==> inputs of trial 83 <==
// top_rx_surf
module top_rx_surf(
	input 			clk,
	input 			rst_n,
	input 			data_rx,
	output			flag_en_1, 
	output [7:0]	addr_daohang_data,
	output [12:0]	data_rx_end_internet
    );
make LEC_CHECK=0 ABC_AREA=1 CAP_MARGIN=25 CORE_MARGIN=3 CORE_UTILIZATION=70 CTS_CLUSTER_DIAMETER=186 MIN_ROUTING_LAYER=met1 PLACE_DENSITY_LB_ADDON=0.09 SLEW_MARGIN=20 TNS_END_PERCENT=5 finish   # period 2.54 ns
run.sh (not shown) runs the stock make flow with config.mk's settings and CLKGATE_MAP_FILE=.
==> trial 62 (differences from trial 83) <==
Settings changed: CAP_MARGIN 25 to 20, CORE_MARGIN 3 to 2, CTS_CLUSTER_DIAMETER 186 to 150, CTS_CLUSTER_SIZE from default to 15, HOLD_SLACK_MARGIN from default to 0.3, MIN_ROUTING_LAYER met1 to default, PLACE_DENSITY_LB_ADDON 0.09 to 0.06, SETUP_SLACK_MARGIN from default to 0.17, TNS_END_PERCENT 5 to default.
==> flow/constraint.sdc (replaced) <==
create_clock -name core_clock -period 2.49 [get_ports {clk}]
set_input_delay 0.4980 -clock core_clock [delete_from_list [all_inputs] [get_ports {clk}]]
set_output_delay 0.4980 -clock core_clock [all_outputs]
set_load 0.01 [all_outputs]
==> trial 37 (differences from trial 83) <==
Settings changed: ABC_AREA 1 to default, CAP_MARGIN 25 to 20, CORE_MARGIN 3 to 2, CTS_CLUSTER_DIAMETER 186 to 150, CTS_CLUSTER_SIZE from default to 15, MIN_ROUTING_LAYER met1 to default, PLACE_DENSITY_LB_ADDON 0.09 to 0.06, TNS_END_PERCENT 5 to default.
==> flow/constraint.sdc (replaced) <==
create_clock -name core_clock -period 2.49 [get_ports {clk}]
set_input_delay 0.4980 -clock core_clock [delete_from_list [all_inputs] [get_ports {clk}]]
set_output_delay 0.4980 -clock core_clock [all_outputs]
set_load 0.01 [all_outputs]
==> build 66 (differences from trial 83) <==
Settings changed: CAP_MARGIN 25 to 0, CORE_MARGIN 3 to 2, CORE_UTILIZATION 70 to 72, CTS_CLUSTER_DIAMETER 186 to default, CTS_CLUSTER_SIZE from default to 76, HOLD_SLACK_MARGIN from default to 0.29, MIN_ROUTING_LAYER met1 to default, PLACE_DENSITY_LB_ADDON 0.09 to 0.01, SETUP_SLACK_MARGIN from default to 1.03, TNS_END_PERCENT 5 to default.
==> flow/constraint.sdc (replaced) <==
create_clock -name core_clock -period 3.6 [get_ports {clk}]
set_input_delay 0.7200 -clock core_clock [delete_from_list [all_inputs] [get_ports {clk}]]
set_output_delay 0.7200 -clock core_clock [all_outputs]
set_load 0.01 [all_outputs]
==> results <==
Standard-cell rows: build 66 54; trial 62 55; trial 83 54; trial 37 53
Number of CTS-inserted buffers: build 66 38; trial 62 29; trial 83 39; trial 37 29
Clock distribution power: build 66 4.27 mW; trial 62 4.31 mW; trial 83 5.77 mW; trial 37 4.30 mW
H-tree depth: build 66 2; trial 62 1; trial 83 2; trial 37 1
Wirelength, routed: build 66 47,300 µm; trial 62 43,100 µm; trial 83 41,900 µm; trial 37 35,200 µm
Mux share of post-synthesis cell area: build 66 0.424%; trial 62 0.424%; trial 83 0.424%; trial 37 4.64%
Final number of setup-violating endpoints: build 66 0; trial 62 16; trial 83 25; trial 37 16
Critical-path maximum fanout: build 66 8; trial 62 4; trial 83 8; trial 37 5
Clock latency on the worst-skew pair: build 66 0.56 ns; trial 62 0.56 ns; trial 83 0.55 ns; trial 37 0.56 ns
# diodes: build 66 0; trial 62 1; trial 83 0; trial 37 0
Cells after DPL: build 66 1,962; trial 62 2,081; trial 83 2,058; trial 37 1,635
Tapcell Cnt: build 66 280; trial 62 285; trial 83 280; trial 37 275
Fraction of power consumed by sequential logic: build 66 48.9%; trial 62 57.2%; trial 83 49.9%; trial 37 57.7%
Result of the run: build 66 no timing/DRC/antenna violations; trial 62 failed layout checks; trial 83 failed layout checks; trial 37 failed layout checks
Layout check failures: build 66 -; trial 62 setup timing; trial 83 setup timing; trial 37 setup timing
Area inside the core boundary: build 66 21,800 µm²; trial 62 22,500 µm²; trial 83 22,100 µm²; trial 37 21,200 µm²
Power attributed to sequential cells: build 66 4.31 mW; trial 62 6.23 mW; trial 83 6.12 mW; trial 37 6.24 mW
Total area of multi-input combinational cells: build 66 6550 µm²; trial 62 6250 µm²; trial 83 6040 µm²; trial 37 6030 µm²
Total via count in the routed design: build 66 13,400; trial 62 12,800; trial 83 12,700; trial 37 10,200
Proportion of synthesized chip area in sequential cells: build 66 58.8%; trial 62 58.8%; trial 83 58.8%; trial 37 61.8%
Initial antenna violation count: build 66 0; trial 62 1; trial 83 0; trial 37 0
Post-detailed-placement half-perimeter wirelength: build 66 23,400 µm; trial 62 25,500 µm; trial 83 24,800 µm; trial 37 22,100 µm
Clk pin slew, worst setup/hold paths: build 66 0.06 ns; trial 62 0.07 ns; trial 83 0.06 ns; trial 37 0.07 ns
Count of mapped cells out of synthesis: build 66 1,668; trial 62 1,668; trial 83 1,668; trial 37 1,235
Gates resized, CTS repair: build 66 131; trial 62 51; trial 83 37; trial 37 41
Met1 track utilization from global routing: build 66 45.9%; trial 62 42.7%; trial 83 39.8%; trial 37 40.7%
No activity file was given, so power comes from the tool's default toggle rates.
